== run 1 ==
==> flow/design.v (excerpt) <==
module bf16_unit
# (parameter G = 6) (
    input  clk,
    input  reset,
    input  [15:0] in1,
    input  [15:0] in2,
    input  [15:0] in3,
    input  [15:0] in4,
    input  [15:0] in5,
    input  [15:0] in6,
    input  [15:0] in7,
    input  [15:0] in8,
    input  [15:0] in9,
    input  [15:0] in10,
    input  [15:0] in11,
    input  [15:0] in12,
    input  [15:0] in13,
    input  [15:0] in14,
    input  [15:0] in15,
    input  [15:0] in16,
    input  [15:0] in17,
    input  [15:0] in18,
    input  [4:0] funct5,
    output wire [15:0] result
);
Size: roughly 3200 flip-flops, roughly 310 I/O pins, roughly 170000 um^2 of cells after synthesis.
clock: 9.31 ns
lec_check: 0
abc_area: 0
cap_margin: 15
core_aspect_ratio: 0.52
core_margin: 2
core_utilization: 68
cts_cluster_diameter: 80
cts_cluster_size: 26
gpl_routability_driven: 1
hold_slack_margin: 0.18
slew_margin: 20
run.sh (not shown) runs the stock make flow with config.mk's settings and CLKGATE_MAP_FILE=.
Run 1 finished every step from synthesis to the final layout, and the layout passed the timing, DRC and antenna checks.
### run 1 -> run 2
--- a/flow/config.mk
+++ b/flow/config.mk
@@ -8,10 +8,9 @@
 export ABC_AREA = 0
-export CAP_MARGIN = 15
+export CAP_MARGIN = 20
 export CORE_ASPECT_RATIO = 0.52
 export CORE_MARGIN = 2
-export CORE_UTILIZATION = 68
+export CORE_UTILIZATION = 72
 export CTS_CLUSTER_DIAMETER = 80
-export CTS_CLUSTER_SIZE = 26
 export GPL_ROUTABILITY_DRIVEN = 1
-export HOLD_SLACK_MARGIN = 0.18
+export SETUP_SLACK_MARGIN = 0.66
 export SLEW_MARGIN = 20
==> flow/constraint.sdc <==
create_clock -name core_clock -period 5.15 [get_ports {clk}]
set_input_delay 1.0300 -clock core_clock [delete_from_list [all_inputs] [get_ports {clk}]]
set_output_delay 1.0300 -clock core_clock [all_outputs]
set_load 0.01 [all_outputs]
## What came out
- Ran to the end and failed final checks on negative setup slack: run 2.
- Fraction of area in registers: run 2 vs run 1 down 1.4 points
- Run comparison: run 2 launching instance or port of the critical path fmadd_fmsub.p6_reg_alu_r[8]; run 1 launching instance or port of the critical path fmadd_fmsub.p6_reg_alu_r[7]
- Combinational cell fraction of total power came out lower on run 2 than on run 1.
- Slew at the pin with the worst max-slew slack (higher): run 1
- Run 2 vs. run 1: fraction of area in clock buffers and inverters went up; post-route cell area grew by 7700 um^2; synthesized cell count roughly the same.
For run 3, these inputs were changed with respect to run 2:
--- a/flow/config.mk
+++ b/flow/config.mk
@@ -7,10 +7,6 @@
 export LEC_CHECK = 0
-export ABC_AREA = 0
 export CAP_MARGIN = 20
-export CORE_ASPECT_RATIO = 0.52
 export CORE_MARGIN = 2
 export CORE_UTILIZATION = 72
-export CTS_CLUSTER_DIAMETER = 80
-export GPL_ROUTABILITY_DRIVEN = 1
-export SETUP_SLACK_MARGIN = 0.66
+export PLACE_DENSITY = 0.42
 export SLEW_MARGIN = 20
==> flow/constraint.sdc <==
create_clock -name core_clock -period 7.25 [get_ports {clk}]
set_input_delay 1.4500 -clock core_clock [delete_from_list [all_inputs] [get_ports {clk}]]
set_output_delay 1.4500 -clock core_clock [all_outputs]
set_load 0.01 [all_outputs]
Notes after the runs:
Run 3 | stages: all done | timing, DRC, antenna: all pass. Against run 2 as the reference, run 3 delivers a lower area used by multi-input combinational logic. Compare run 2 and run 3 | area added between synthesis and finish lower: run 3. Taking run 2 as the reference, in run 3 number of max-slew violations in the final report ~0 delta; worst hold slack saw a decrease; sequential power share decreased by 1.4 points relative to the old numbers; clock buffer count in the final layout rose about 20%. Run 3: count of antenna diodes in the layout 2 above run 2. Pin count of the biggest net entering global routing in run 3 is 6 below run 2. Re clock network area share: run 3 is 1.1 points up on run 2. Comparing run 2 and run 3, the lower non-filler instance count after layout is on run 3. A timing startpoint of the critical path of fmadd_fmsub.p6_reg_alu_r[7] is what run 3 shows, while fmadd_fmsub.p6_reg_alu_r[8] belongs to run 2.
--- input diff run 3..run 4 ---
--- a/flow/config.mk
+++ b/flow/config.mk
@@ -9,4 +9,4 @@
 export CORE_MARGIN = 2
-export CORE_UTILIZATION = 72
-export PLACE_DENSITY = 0.42
+export CORE_UTILIZATION = 70
+export PLACE_DENSITY = 0.6
 export SLEW_MARGIN = 20
==> flow/constraint.sdc <==
create_clock -name core_clock -period 6.24 [get_ports {clk}]
set_input_delay 1.2480 -clock core_clock [delete_from_list [all_inputs] [get_ports {clk}]]
set_output_delay 1.2480 -clock core_clock [all_outputs]
set_load 0.01 [all_outputs]
==> results <==
Count of vias placed by the detailed router: run 3 vs run 4, no meaningful difference
result[5] as the destination of the critical timing path was reported by run 3, and result[8] by run 4.
For sequential fraction of total cell area, run 4 and run 3 come out practically identical.
Going from run 3 to run 4, detailed-route vias per instance shrank slightly.
Re synthesized cell count: no difference whatsoever between run 3 and run 4.
Looking at area overhead of the layout relative to synthesis across run 3 and run 4, the one that comes out higher is run 4.
Taking run 3 as the reference point, the filler cell count of run 4 rises by about 7%.
Sort run 3 and run 4 by power after layout asc -> top: run 3
The setup slack of run 4 was inferior to that of run 3.
Of run 3 and run 4, the higher total power density per cell area belongs to run 4.
The post-cts hold-fix buffer tally was comparable across run 3 and run 4.
The wire length of run 4 and that of run 3 are within noise of each other.
Input-level comparison between run 5 and run 4:
--- a/flow/config.mk
+++ b/flow/config.mk
@@ -9,3 +9,3 @@
 export CORE_MARGIN = 2
-export CORE_UTILIZATION = 70
+export CORE_UTILIZATION = 40
 export PLACE_DENSITY = 0.6
==> flow/constraint.sdc <==
create_clock -name core_clock -period 12.4 [get_ports {clk}]
set_input_delay 2.4800 -clock core_clock [delete_from_list [all_inputs] [get_ports {clk}]]
set_output_delay 2.4800 -clock core_clock [all_outputs]
set_load 0.01 [all_outputs]
Results
Sequential share of layout area: run 5 vs run 4 down 0.60 points. Maximum number of pins on one net before global-route repair is higher on run 4. Summary: with run 4 as the reference, number of signal-net buffers in the layout in run 5 moved down by a few percent. Run 5 gives more number of buffers created by CTS than run 4 did. On run 5: number of logic stages on the critical path including buffering is 2 lower than what run 4 gave.
Power and IR drop assume default switching activity.
